==> flow/design.v (excerpt) <==
module mem32 (
    input Clk,                
    input rst,              
    input wr,         
    input rd,            
    input [3:0] in_add,      
    input [31:0] Data_in_32,  
    output reg [31:0] Data_out_32,  
    output reg valid
);
    reg [7:0] A [0:15];  
    always @(posedge Clk or posedge rst) begin
        if (rst) begin
            Data_out_32 <= 32'b0;
            valid <= 0;
        end else begin
            case ({wr, rd}) 
                2'b10: begin
                    if (in_add <= 12) begin  
                        A[in_add]     <= Data_in_32[7:0];    
                        A[in_add + 1] <= Data_in_32[15:8];   
                        A[in_add + 2] <= Data_in_32[23:16];  
                        A[in_add + 3] <= Data_in_32[31:24];  
                        valid <= 0;
                    end
                end
                2'b01: begin
                    if (in_add <= 12) begin  
                        Data_out_32[7:0]    <= A[in_add];      
                        Data_out_32[15:8]   <= A[in_add + 1];  
                        Data_out_32[23:16]  <= A[in_add + 2];  
                        Data_out_32[31:24]  <= A[in_add + 3]; 
                        valid <= 1; 
                    end else begin
                        Data_out_32 <= 32'b0; 
                        valid <= 0; 
                    end
                end
                default: begin
                    Data_out_32 <= 32'b0;  
                    valid <= 0;
                end
            endcase
        end
    end
endmodule
clock: 2.02 ns
lec_check: 0
cap_margin: 20
core_margin: 2
core_utilization: 70
cts_cluster_size: 60
slew_margin: 20
run.sh (not shown) runs the stock make flow with config.mk's settings and CLKGATE_MAP_FILE=.
The baseline aborted during clock tree synthesis on DPL-0038.
Then changed:
--- a/flow/config.mk
+++ b/flow/config.mk
@@ -8,0 +9 @@
+export CELL_PAD_IN_SITES_DETAIL_PLACEMENT = 1
@@ -10,3 +11,4 @@
-export CORE_UTILIZATION = 70
-export CTS_CLUSTER_SIZE = 60
-export SLEW_MARGIN = 20
+export CORE_UTILIZATION = 40
+export MAX_ROUTING_LAYER = met4
+export SLEW_MARGIN = 5
+export TNS_END_PERCENT = 45
==> flow/constraint.sdc (replaced) <==
create_clock -name core_clock -period 5.0 [get_ports {Clk}]
set_input_delay 1.0000 -clock core_clock [delete_from_list [all_inputs] [get_ports {Clk}]]
set_output_delay 1.0000 -clock core_clock [all_outputs]
set_load 0.01 [all_outputs]
After rerunning: This time the run ran to the end with no violations. Area after synthesis stays the same. Die size grows by 73%. Synthesized cell count is unchanged.
Then changed:
==> flow/config.mk (replaced) <==
export PLATFORM = sky130hd
export DESIGN_NAME = mem32
export DESIGN_NICKNAME = mem32
export VERILOG_FILES = /design/flow/design.v
export SDC_FILE = /design/flow/constraint.sdc
export NUM_CORES = 4
export LEC_CHECK = 0
export CAP_MARGIN = 20
export CORE_ASPECT_RATIO = 1.35
export CORE_MARGIN = 7
export CORE_UTILIZATION = 55
export CTS_CLUSTER_DIAMETER = 330
export CTS_CLUSTER_SIZE = 98
export PLACE_DENSITY = 0.36
export SLEW_MARGIN = 20
export TNS_END_PERCENT = 5
What happened: Cell count fell by 8.0%; synthesized cell count stays the same; flip-flop count stays the same.
Then changed:
--- a/flow/config.mk
+++ b/flow/config.mk
@@ -9,6 +9,4 @@
-export CORE_ASPECT_RATIO = 1.35
-export CORE_MARGIN = 7
-export CORE_UTILIZATION = 55
-export CTS_CLUSTER_DIAMETER = 330
-export CTS_CLUSTER_SIZE = 98
-export PLACE_DENSITY = 0.36
+export CORE_MARGIN = 2
+export CORE_UTILIZATION = 65
+export HOLD_SLACK_MARGIN = 0.29
+export SETUP_SLACK_MARGIN = -0.15
==> flow/constraint.sdc (replaced) <==
create_clock -name core_clock -period 2.46 [get_ports {Clk}]
set_input_delay 0.4920 -clock core_clock [delete_from_list [all_inputs] [get_ports {Clk}]]
set_output_delay 0.4920 -clock core_clock [all_outputs]
set_load 0.01 [all_outputs]
Effect:
- This time the run died in global routing on GRT-0116
- area after synthesis stays the same
- die area goes down by 25%
- synthesized cell count is unchanged
Then changed:
--- a/flow/config.mk
+++ b/flow/config.mk
@@ -10,3 +10 @@
-export CORE_UTILIZATION = 65
-export HOLD_SLACK_MARGIN = 0.29
-export SETUP_SLACK_MARGIN = -0.15
+export CORE_UTILIZATION = 21
@@ -14 +11,0 @@
-export TNS_END_PERCENT = 5
==> flow/constraint.sdc (replaced) <==
create_clock -name core_clock -period 4.06 [get_ports {Clk}]
set_input_delay 0.8120 -clock core_clock [delete_from_list [all_inputs] [get_ports {Clk}]]
set_output_delay 0.8120 -clock core_clock [all_outputs]
set_load 0.01 [all_outputs]
What happened: With this change the flow produced a clean layout. Synthesized area stays the same. Die size is higher to 3.0 times its value. Synthesized cell count is unchanged.
Then changed:
--- a/flow/config.mk
+++ b/flow/config.mk
@@ -8 +8,4 @@
-export CAP_MARGIN = 20
+export ABC_AREA = 1
+export CAP_MARGIN = 5
+export CELL_PAD_IN_SITES_GLOBAL_PLACEMENT = 1
+export CORE_ASPECT_RATIO = 1.5
@@ -10,0 +14,7 @@
+export CTS_CLUSTER_DIAMETER = 79
+export CTS_CLUSTER_SIZE = 30
+export GPL_TIMING_DRIVEN = 0
+export HOLD_SLACK_MARGIN = 0.03
+export MAX_ROUTING_LAYER = met5
+export MIN_ROUTING_LAYER = met2
+export PLACE_DENSITY_LB_ADDON = 0.07
@@ -11,0 +22 @@
+export TNS_END_PERCENT = 95
==> flow/constraint.sdc (replaced) <==
create_clock -name core_clock -period 3.59 [get_ports {Clk}]
set_input_delay 0.7180 -clock core_clock [delete_from_list [all_inputs] [get_ports {Clk}]]
set_output_delay 0.7180 -clock core_clock [all_outputs]
set_load 0.01 [all_outputs]
Now the flow reached the layout checks and failed them: negative setup slack.
Cell area is lower by 5.1%.
Core utilization is higher by 0.17 points.
Register-to-register slack gets worse by 0.28 ns.
Wire length is higher by about 27%.
Worst setup slack gets worse by 1.0 ns.

---

The RTL this note starts from:
==> flow/design.v <==
`timescale 1ns / 1ps
module mem32 (
    input Clk,                
    input rst,              
    input wr,         
    input rd,            
    input [3:0] in_add,      
    input [31:0] Data_in_32,  
    output reg [31:0] Data_out_32,  
    output reg valid
);
    reg [7:0] A [0:15];  
    always @(posedge Clk or posedge rst) begin
        if (rst) begin
            Data_out_32 <= 32'b0;
            valid <= 0;
        end else begin
            case ({wr, rd}) 
                2'b10: begin
                    if (in_add <= 12) begin  
                        A[in_add]     <= Data_in_32[7:0];    
                        A[in_add + 1] <= Data_in_32[15:8];   
                        A[in_add + 2] <= Data_in_32[23:16];  
                        A[in_add + 3] <= Data_in_32[31:24];  
                        valid <= 0;
                    end
                end
                2'b01: begin
                    if (in_add <= 12) begin  
                        Data_out_32[7:0]    <= A[in_add];      
                        Data_out_32[15:8]   <= A[in_add + 1];  
                        Data_out_32[23:16]  <= A[in_add + 2];  
                        Data_out_32[31:24]  <= A[in_add + 3]; 
                        valid <= 1; 
                    end else begin
                        Data_out_32 <= 32'b0; 
                        valid <= 0; 
                    end
                end
                default: begin
                    Data_out_32 <= 32'b0;  
                    valid <= 0;
                end
            endcase
        end
    end
endmodule
Settings: LEC_CHECK=0, CAP_MARGIN=5, CORE_ASPECT_RATIO=1.5, CORE_MARGIN=2, CORE_UTILIZATION=21, CTS_CLUSTER_DIAMETER=79, CTS_CLUSTER_SIZE=30, MAX_ROUTING_LAYER=met4, MIN_ROUTING_LAYER=met2, PLACE_DENSITY_LB_ADDON=0.07, SLEW_MARGIN=20, TNS_END_PERCENT=45; clock period 3.59 ns.
Rerun with:
- ABC_AREA: default -> 0
- CAP_MARGIN: 5 -> 20
- CORE_ASPECT_RATIO: 1.5 -> 0.85
- CORE_UTILIZATION: 21 -> 72
- CTS_CLUSTER_DIAMETER: 79 -> 103
- CTS_CLUSTER_SIZE: 30 -> 83
- HOLD_SLACK_MARGIN: default -> -0.09
- MIN_ROUTING_LAYER: met2 -> default
- PLACE_DENSITY: default -> 0.35
- PLACE_DENSITY_LB_ADDON: 0.07 -> default
- SETUP_SLACK_MARGIN: default -> 0.69
- TNS_END_PERCENT: 45 -> default
- clock period: 3.59 -> 2.7 ns (I/O delays scaled with it)
Now the flow never finished: it broke off in 4_1_cts, error DPL-0033.
Die area decreases by well over a third.
Synthesized area stays the same.
Synthesized cell count does not change.
Rerun with:
- ABC_AREA: 0 -> default
- CORE_ASPECT_RATIO: 0.85 -> 1.68
- CORE_MARGIN: 2 -> 9
- CORE_UTILIZATION: 72 -> 55
- CTS_CLUSTER_DIAMETER: 103 -> 330
- CTS_CLUSTER_SIZE: 83 -> 98
- HOLD_SLACK_MARGIN: -0.09 -> default
- MAX_ROUTING_LAYER: met4 -> default
- PLACE_DENSITY: 0.35 -> 0.36
- SETUP_SLACK_MARGIN: 0.69 -> 0.99
- TNS_END_PERCENT: default -> 5
- clock period: 2.7 -> 5.0 ns (I/O delays scaled with it)
Outcome:
- With this change the flow ran to the end with no violations
- synthesized cell count stays the same
- die size rises by 54%
- area after synthesis stays the same
Rerun with:
- CORE_ASPECT_RATIO: 1.68 -> default
- CORE_MARGIN: 9 -> 2
- CORE_UTILIZATION: 55 -> 40
- CTS_CLUSTER_DIAMETER: 330 -> default
- CTS_CLUSTER_SIZE: 98 -> default
- PLACE_DENSITY: 0.36 -> default
- SETUP_SLACK_MARGIN: 0.99 -> default
- TNS_END_PERCENT: 5 -> default
- clock period: 5.0 -> 4.06 ns (I/O delays scaled with it)
The new run produced a clean layout.
Worst setup slack loses 0.32 ns.
Clock power grows by about 27%.
Final cell count went up by about 9%.
Cell area rises by 3.2%.
Power grows by about 25%.
Wire length grows by about 6%.
Clock-buffer cell count falls by 2.
Sequential power rises by 24%.
Core utilization falls by 16 points.
Die size rises by 15%.
Rerun with:
- CORE_ASPECT_RATIO: default -> 0.52
- CTS_CLUSTER_SIZE: default -> 86
- GPL_ROUTABILITY_DRIVEN: default -> 0
- MIN_ROUTING_LAYER: default -> met2
- SLEW_MARGIN: 20 -> 10
- TNS_END_PERCENT: default -> 90
- clock period: 4.06 -> 3.48 ns (I/O delays scaled with it)
Now the flow aborted during 5_1_grt with GRT-0116.
Area after synthesis does not change.
Die size barely changes.
Synthesized cell count is unchanged.
Rerun with:
- ABC_AREA: default -> 0
- CELL_PAD_IN_SITES_DETAIL_PLACEMENT: default -> 1
- CELL_PAD_IN_SITES_GLOBAL_PLACEMENT: default -> 1
- CORE_ASPECT_RATIO: 0.52 -> 0.76
- CORE_MARGIN: 2 -> 6
- CTS_CLUSTER_DIAMETER: default -> 197
- CTS_CLUSTER_SIZE: 86 -> default
- GPL_ROUTABILITY_DRIVEN: 0 -> default
- MAX_ROUTING_LAYER: default -> met4
- MIN_ROUTING_LAYER: met2 -> default
- PLACE_DENSITY_LB_ADDON: default -> 0.29
- SLEW_MARGIN: 10 -> 5
- TNS_END_PERCENT: 90 -> 45
- clock period: 3.48 -> 5.0 ns (I/O delays scaled with it)
Effect: The new run passed the timing, design-rule and antenna checks. Synthesized area stays the same. Synthesized cell count does not change. Die size came out higher by 8.4%.
Power figures rest on the tool's default switching activity, not on a simulated workload.
